==> trial 78: inputs <==
==> flow/design.v (excerpt) <==
module  CONV(
	input				clk,
	input				rst_n,
	input 				mode,
	input       		in_valid,
	output reg			out_valid,
	output 		[13:0] 	AWADDR,
	output		 [7:0] 	AWLEN,
	output 				AWVALID,
	input 				AWREADY,
	output reg  [31:0]	WDATA,
	output 				WVALID,
	input 				WREADY,
	output 		[13:0] 	ARADDR,
	output 		 [7:0] 	ARLEN,
	output 				ARVALID,
	input 				ARREADY,
	input		[31:0] 	RDATA,
	input 				RVALID,
	output reg			RREADY
);
make LEC_CHECK=0 CAP_MARGIN=20 CORE_MARGIN=2 CORE_UTILIZATION=71 PLACE_DENSITY_LB_ADDON=0.07 SETUP_SLACK_MARGIN=2.01 SLEW_MARGIN=20 finish   # period 6.74 ns
run.sh (not shown) runs the stock make flow with config.mk's settings and CLKGATE_MAP_FILE=.
==> inputs of build 66, as changes to trial 78 <==
- CORE_UTILIZATION: 71 -> 72
- PLACE_DENSITY: unset -> 0.66
- PLACE_DENSITY_LB_ADDON: 0.07 -> unset
- SETUP_SLACK_MARGIN: 2.01 -> unset
==> flow/constraint.sdc (replaced) <==
create_clock -name core_clock -period 7.69 [get_ports {clk}]
set_input_delay 1.5380 -clock core_clock [delete_from_list [all_inputs] [get_ports {clk}]]
set_output_delay 1.5380 -clock core_clock [all_outputs]
set_load 0.01 [all_outputs]
==> qor summary <==
|  | build 66 | trial 78 |
|---|---|---|
| Outcome | complete, but fails checks | aborted with a tool error |
| Last stage reached | - | 5_1_grt |
| Violated checks | negative setup slack | - |
| Hpwl dp | 57200 um | 58200 um |
| Total die size | 0.0350 sq mm | 0.0355 sq mm |
| Core Footprint | 0.0333 sq mm | 0.0335 sq mm |
| Final RePlAce weighted congestion | 0.982 | 0.999 |
| Post-cts repair resize count | 6 | 202 |
| Height of the die | 187 um | 189 um |
| Post-CTS setup buffer count | 2 | 50 |
| Dpl cell area | 0.0269 sq mm | 0.0281 sq mm |
| Die span in x | 187 um | 189 um |
| Area fraction in full adders, half adders and majority gates | 0.357 | 0.357 |
| Cell count after placement | 3513 | 3580 |
| Share of the core filled by cells before placement | 0.726 | 0.721 |
| Post-synth regs | 161 | 161 |
| Setup slack at placement | -555 ps | -1040 ps |


==> 02-01: inputs <==
==> flow/design.v <==
module  CONV(
	input				clk,
	input				rst_n,
	input 				mode,
	input       		in_valid,
	output reg			out_valid,
	output 		[13:0] 	AWADDR,
	output		 [7:0] 	AWLEN,
	output 				AWVALID,
	input 				AWREADY,
	output reg  [31:0]	WDATA,
	output 				WVALID,
	input 				WREADY,
	output 		[13:0] 	ARADDR,
	output 		 [7:0] 	ARLEN,
	output 				ARVALID,
	input 				ARREADY,
	input		[31:0] 	RDATA,
	input 				RVALID,
	output reg			RREADY
);
localparam WEIGHT1 	= 20'hABC2E;
localparam WEIGHT2 	= 20'hB52E2;
localparam WEIGHT3 	= 20'hAF5C4;
localparam WEIGHT4 	= 20'hE5518;
localparam WEIGHT5 	= 20'h71650;
localparam WEIGHT6 	= 20'hA938B;
localparam WEIGHT7 	= 20'h5251F;
localparam WEIGHT8 	= 20'h7DFC0;
localparam WEIGHT9 	= 20'hEB885;
localparam BIAS 	= 16'h1310;
localparam IDLE 	= 4'd0;
localparam CONV_K1 	= 4'd1;
localparam CONV_K2 	= 4'd2;
localparam CONV_K3 	= 4'd3;
localparam CONV_K4 	= 4'd4;
localparam CONV_K5 	= 4'd5;
localparam CONV_K6 	= 4'd6;
localparam CONV_K7 	= 4'd7;
localparam CONV_K8 	= 4'd8;
localparam CONV_K9 	= 4'd9;
localparam RELU 	= 4'd10;
localparam MUL 		= 4'd11;
localparam READ 	= 4'd12;
localparam WRITE_L0 = 4'd13;
localparam POOL 	= 4'd14;
localparam WRITE_L1 = 4'd15;
reg  		 [3:0] 	state_r, state_w, state_tmp;
reg  		 [5:0]	cnt_x, cnt_y;
reg					mode_;
wire 			 	is_up, is_down, is_left, is_right;
wire 				skip_mul;
wire 		[11:0] 	P1, P2, P3, P4, P5, P6, P7, P8, P9;
wire 		[15:0]  data_in;
wire 		[19:0] 	weight;
reg  signed	[35:0] 	product;
reg 				mul_fin;
reg  signed [36:0]	conv_result;
wire 		[31:0]	relu_result;
reg 		[31:0] 	max_pool_result;
wire 				update_mp_result;
assign is_up 	= (cnt_y == 6'd0  || (cnt_y == 6'd1  && mode_));
assign is_down 	= (cnt_y == 6'd63 || (cnt_y == 6'd62 && mode_));
assign is_left 	= (cnt_x == 6'd0  || (cnt_x == 6'd1  && mode_));
assign is_right = (cnt_x == 6'd63 || (cnt_x == 6'd62 && mode_));
assign skip_mul   = (state_tmp == CONV_K1 && (is_up || is_left)) 	||
					(state_tmp == CONV_K2 && (is_up))				||
					(state_tmp == CONV_K3 && (is_up || is_right)) 	||
					(state_tmp == CONV_K4 && (is_left))				||
					(state_tmp == CONV_K6 && (is_right)) 			||
					(state_tmp == CONV_K7 && (is_down || is_left)) 	||
					(state_tmp == CONV_K8 && (is_down)) 			||
					(state_tmp == CONV_K9 && (is_down || is_right));
assign P1 = (mode_ == 1'b0) ? {cnt_y, cnt_x} - 7'd65 : {cnt_y, cnt_x} - 8'd130;
assign P2 = (mode_ == 1'b0) ? {cnt_y, cnt_x} - 7'd64 : {cnt_y, cnt_x} - 8'd128;
assign P3 = (mode_ == 1'b0) ? {cnt_y, cnt_x} - 6'd63 : {cnt_y, cnt_x} - 7'd126;
assign P4 = (mode_ == 1'b0) ? {cnt_y, cnt_x} - 1'd1  : {cnt_y, cnt_x} - 2'd2  ;
assign P5 = (mode_ == 1'b0) ? {cnt_y, cnt_x}		 : {cnt_y, cnt_x}         ;
assign P6 = (mode_ == 1'b0) ? {cnt_y, cnt_x} + 1'd1	 : {cnt_y, cnt_x} + 2'd2  ;
assign P7 = (mode_ == 1'b0) ? {cnt_y, cnt_x} + 6'd63 : {cnt_y, cnt_x} + 7'd126;
assign P8 = (mode_ == 1'b0) ? {cnt_y, cnt_x} + 7'd64 : {cnt_y, cnt_x} + 8'd128;
assign P9 = (mode_ == 1'b0) ? {cnt_y, cnt_x} + 7'd65 : {cnt_y, cnt_x} + 8'd130;
assign data_in = RDATA[31:16];
assign weight = (state_tmp == CONV_K1) ? WEIGHT1 :
				(state_tmp == CONV_K2) ? WEIGHT2 :
				(state_tmp == CONV_K3) ? WEIGHT3 :
				(state_tmp == CONV_K4) ? WEIGHT4 :
				(state_tmp == CONV_K5) ? WEIGHT5 :
				(state_tmp == CONV_K6) ? WEIGHT6 :
				(state_tmp == CONV_K7) ? WEIGHT7 :
				(state_tmp == CONV_K8) ? WEIGHT8 :
				(state_tmp == CONV_K9) ? WEIGHT9 : 20'd0;
assign ARADDR = (state_tmp == CONV_K1) ? P1 :
				(state_tmp == CONV_K2) ? P2 :
				(state_tmp == CONV_K3) ? P3 :
				(state_tmp == CONV_K4) ? P4 :
				(state_tmp == CONV_K5) ? P5 :
				(state_tmp == CONV_K6) ? P6 :
				(state_tmp == CONV_K7) ? P7 :
				(state_tmp == CONV_K8) ? P8 :
				(state_tmp == CONV_K9) ? P9 : 14'd0;
assign ARLEN = 8'd0;
assign ARVALID = (state_r == READ) && (~skip_mul) && (state_tmp != RELU);
assign AWADDR = (state_r == POOL) ? {4'b1000, cnt_y[5:1], cnt_x[5:1]} : {1'b1, cnt_y, cnt_x};
assign AWLEN = 8'd0;
assign AWVALID = (state_r == RELU || state_r == POOL);
assign WVALID = (state_r == WRITE_L0 || state_r == WRITE_L1);
assign relu_result = (conv_result[36]) ? 32'd0 : conv_result[31:0];
assign update_mp_result = ((WDATA > max_pool_result) && WVALID);
always @(*) begin
	case(state_r)
		IDLE: 		state_w = (in_valid) ? READ : IDLE;
		READ: 		state_w = (ARREADY && ~skip_mul) ? state_tmp : READ;
		CONV_K1: 	state_w = (skip_mul) ? READ : ((RVALID) ? MUL : CONV_K1); 
		CONV_K2: 	state_w = (skip_mul) ? READ : ((RVALID) ? MUL : CONV_K2);
		CONV_K3: 	state_w = (skip_mul) ? READ : ((RVALID) ? MUL : CONV_K3);
		CONV_K4: 	state_w = (skip_mul) ? READ : ((RVALID) ? MUL : CONV_K4);
		CONV_K5: 	state_w = (skip_mul) ? READ : ((RVALID) ? MUL : CONV_K5);
		CONV_K6: 	state_w = (skip_mul) ? READ : ((RVALID) ? MUL : CONV_K6);
		CONV_K7: 	state_w = (skip_mul) ? READ : ((RVALID) ? MUL : CONV_K7);
		CONV_K8: 	state_w = (skip_mul) ? READ : ((RVALID) ? MUL : CONV_K8);
		CONV_K9: 	state_w = (skip_mul) ? RELU : ((RVALID) ? MUL : CONV_K9);
		MUL: 		state_w = (state_tmp == CONV_K9) ? RELU : READ;
		RELU: 		state_w = (AWREADY) ? WRITE_L0 : RELU;
		WRITE_L0: 	state_w = (WREADY) ? ((cnt_x[0] && cnt_y[0]) ? POOL : READ) : WRITE_L0;
		POOL: 		state_w = (AWREADY) ? WRITE_L1 : POOL;
		WRITE_L1: 	state_w = (WREADY) ? ((cnt_x[5:1] == 5'd31 && cnt_y[5:1] == 5'd31) ? IDLE : READ) : WRITE_L1;
	endcase
end
always @(posedge clk or negedge rst_n) begin
	if (!rst_n)	state_r <= IDLE;
	else 		state_r <= state_w;
end
always @(posedge clk or negedge rst_n) begin
	if (!rst_n)								state_tmp <= CONV_K1;
	else if (state_r == RELU)				state_tmp <= CONV_K1;
	else if (state_r == MUL) 				state_tmp <= state_tmp + 4'd1;
	else if (state_r == READ && skip_mul) 	state_tmp <= state_tmp + 4'd1;
end
always @(posedge clk or negedge rst_n) begin
	if (!rst_n)	begin
		cnt_x <= 6'd0;
		cnt_y <= 6'd0;
	end
	else if (state_r == WRITE_L0 && WREADY) begin
		cnt_x <= {cnt_x[5:1], cnt_x[0] + 1'd1};
		cnt_y <= (cnt_x[0]) ? {cnt_y[5:1], cnt_y[0] + 1'd1} : cnt_y;
	end
	else if (state_r == WRITE_L1 && WREADY) begin
		cnt_x <= {cnt_x[5:1] + 5'd1, cnt_x[0]};
		cnt_y <= (cnt_x[5:1] == 5'd31) ? {cnt_y[5:1] + 1'd1, cnt_y[0]} : cnt_y;
	end
end
always @(posedge clk or negedge rst_n) begin
	if (!rst_n)			RREADY <= 1'b0;
	else if (ARVALID)	RREADY <= 1'b1;
	else if (RVALID) 	RREADY <= 1'b0;
end
always @(posedge clk or negedge rst_n) begin
	if (!rst_n)					product <= 36'd0;
	else if (state_w == MUL)	product <= $signed(data_in) * $signed(weight);
end
always @(posedge clk or negedge rst_n) begin
	if (!rst_n)					mul_fin <= 1'b0;
	else if (state_w == MUL) 	mul_fin <= 1'b1;
	else 						mul_fin <= 1'b0;
end
always @(posedge clk or negedge rst_n) begin
	if (!rst_n)					conv_result <= BIAS;
	else if (WVALID && WREADY) 	conv_result <= BIAS;
	else if (mul_fin) 			conv_result <= conv_result + product;
end
always @(posedge clk or negedge rst_n) begin
	if (!rst_n)								max_pool_result <= 32'd0;
	else if (state_r == WRITE_L1 && WREADY) max_pool_result <= 32'd0;
	else if (update_mp_result) 				max_pool_result <= WDATA;
end
always @(posedge clk or negedge rst_n) begin
	if (!rst_n)						WDATA <= 32'd0;
	else if (state_w == WRITE_L0)	WDATA <= relu_result;
	else if (state_w == WRITE_L1)	WDATA <= max_pool_result;
	else 							WDATA <= WDATA;
end
always @(posedge clk or negedge rst_n) begin
	if (!rst_n)							out_valid <= 1'b0;
	else if (WREADY && state_w == IDLE) out_valid <= 1'b1;
	else 								out_valid <= 1'b0;
end
always @(posedge clk or negedge rst_n) begin
	if (!rst_n)			mode_ <= 1'b0;
	else if (in_valid) 	mode_ <= mode;
	else 				mode_ <= mode_;
end
endmodule
==> flow/run.sh <==
#!/bin/bash
# the make line also repeats each setting of config.mk as NAME=value (left out here)
make -C /OpenROAD-flow-scripts/flow DESIGN_CONFIG=/design/flow/config.mk WORK_HOME=/design/flow/orfs CLKGATE_MAP_FILE= finish
==> flow/config.mk <==
export PLATFORM = sky130hd
export DESIGN_NAME = CONV
export DESIGN_NICKNAME = CONV
export VERILOG_FILES = /design/flow/design.v
export SDC_FILE = /design/flow/constraint.sdc
export NUM_CORES = 4
export LEC_CHECK = 0
export ABC_AREA = 0
export CAP_MARGIN = 20
export CELL_PAD_IN_SITES_DETAIL_PLACEMENT = 0
export CORE_MARGIN = 2
export CORE_UTILIZATION = 72
export CTS_CLUSTER_DIAMETER = 99
export GPL_ROUTABILITY_DRIVEN = 1
export PLACE_DENSITY = 0.67
export SETUP_SLACK_MARGIN = 1.11
export SLEW_MARGIN = 20
==> flow/constraint.sdc <==
create_clock -name core_clock -period 8.4 [get_ports {clk}]
set_input_delay 1.6800 -clock core_clock [delete_from_list [all_inputs] [get_ports {clk}]]
set_output_delay 1.6800 -clock core_clock [all_outputs]
set_load 0.01 [all_outputs]
==> 10-05: changes against 02-01 <==
- ABC_AREA: 0 -> unset
- CELL_PAD_IN_SITES_DETAIL_PLACEMENT: 0 -> unset
- CORE_UTILIZATION: 72 -> 71
- CTS_CLUSTER_DIAMETER: 99 -> unset
- CTS_CLUSTER_SIZE: unset -> 31
- GPL_ROUTABILITY_DRIVEN: 1 -> unset
- PLACE_DENSITY: 0.67 -> unset
- PLACE_DENSITY_LB_ADDON: unset -> 0.11
- SETUP_SLACK_MARGIN: 1.11 -> unset
==> flow/constraint.sdc (replaced) <==
create_clock -name core_clock -period 6.74 [get_ports {clk}]
set_input_delay 1.3480 -clock core_clock [delete_from_list [all_inputs] [get_ports {clk}]]
set_output_delay 1.3480 -clock core_clock [all_outputs]
set_load 0.01 [all_outputs]
==> summary of the runs <==
02-01 completed with no timing, DRC or antenna violations. 10-05 never finished: it broke off in global routing on ODB-0269.
Area after synthesis is the same in 10-05 and 02-01.
In 10-05 the die area is larger than in 02-01, by 1.4%.
In synthesized cell count, 10-05 and 02-01 do not differ.


==> run a <==
// CONV: RTL as listed in full above, without the edits since
==> flow/config.mk <==
export PLATFORM = sky130hd
export DESIGN_NAME = CONV
export DESIGN_NICKNAME = CONV
export VERILOG_FILES = /design/flow/design.v
export SDC_FILE = /design/flow/constraint.sdc
export NUM_CORES = 4
export LEC_CHECK = 0
export CAP_MARGIN = 20
export CORE_MARGIN = 2
export CORE_UTILIZATION = 57
export SLEW_MARGIN = 20
==> flow/constraint.sdc <==
create_clock -name core_clock -period 7.02 [get_ports {clk}]
set_input_delay 1.4040 -clock core_clock [delete_from_list [all_inputs] [get_ports {clk}]]
set_output_delay 1.4040 -clock core_clock [all_outputs]
set_load 0.01 [all_outputs]
==> inputs of run b, as changes to run a <==
--- a/flow/config.mk
+++ b/flow/config.mk
@@ -8,4 +8,5 @@
 export CAP_MARGIN = 20
 export CORE_MARGIN = 2
-export CORE_UTILIZATION = 57
+export CORE_UTILIZATION = 72
 export SLEW_MARGIN = 20
+export TNS_END_PERCENT = 10
==> flow/constraint.sdc (replaced) <==
create_clock -name core_clock -period 7.37 [get_ports {clk}]
set_input_delay 1.4740 -clock core_clock [delete_from_list [all_inputs] [get_ports {clk}]]
set_output_delay 1.4740 -clock core_clock [all_outputs]
set_load 0.01 [all_outputs]
==> inputs of run c, as changes to run a <==
--- a/flow/config.mk
+++ b/flow/config.mk
@@ -6,6 +6,11 @@
 export NUM_CORES = 4
 export LEC_CHECK = 0
-export CAP_MARGIN = 20
+export ABC_AREA = 0
+export CAP_MARGIN = 40
 export CORE_MARGIN = 2
-export CORE_UTILIZATION = 57
+export CORE_UTILIZATION = 72
+export CTS_CLUSTER_DIAMETER = 372
+export CTS_CLUSTER_SIZE = 95
+export PLACE_DENSITY = 0.4
 export SLEW_MARGIN = 20
+export TNS_END_PERCENT = 10
==> flow/constraint.sdc (replaced) <==
create_clock -name core_clock -period 5.17 [get_ports {clk}]
set_input_delay 1.0340 -clock core_clock [delete_from_list [all_inputs] [get_ports {clk}]]
set_output_delay 1.0340 -clock core_clock [all_outputs]
set_load 0.01 [all_outputs]
==> qor summary <==
FILL cells: run a 3315; run c 1391; run b 1495
Slew of the pin with the lowest slew margin: run a 1.04 ns; run c 0.820 ns; run b 1.17 ns
Max stage delay on crit path: run a 0.63 ns; run c 0.77 ns; run b 0.63 ns
Result of the run: run a failed layout checks; run c failed layout checks; run b failed layout checks
Violated checks: run a setup timing; run c setup timing; run b setup timing
Buffers excl. clock: run a 412; run c 445; run b 393
Fraction of standard cell area that is sequential: run a 13.7%; run c 13.6%; run b 13.9%
Clk cell area share: run a 1.90%; run c 1.90%; run b 2.15%
Clock buffer cells: run a 18; run c 19; run b 18
Std-Cell Core Area: run a 0.0419 mm^2; run c 0.0333 mm^2; run b 0.0333 mm^2
Drt wl/cell: run a 18.9 um; run c 28.3 um; run b 26.2 um
Number of antenna violations at the first check in global routing: run a 0; run c 5; run b 5
End of the worst hold path: run a RREADY; run c -; run b product[8]
FF-to-FF Start: run a state_tmp[0]; run c state_tmp[1]; run b state_tmp[1]
Via count: run a 21400; run c 26500; run b 25000
Buf+Inv Stages, Crit Path: run a 8; run c 12; run b 8
Post-route fraction of the period consumed by the critical path: run a 103%; run c 160%; run b 107%
Worst slack at placement: run a -0.836 ns; run c -2.43 ns; run b -0.797 ns
Maximum number of pins on one net before global-route repair: run a 83; run c 90; run b 88
FP Core Util: run a 57.7%; run c 72.6%; run b 72.6%
Iteration-0 DRC count of the detailed router: run a 1708; run c 4811; run b 3609
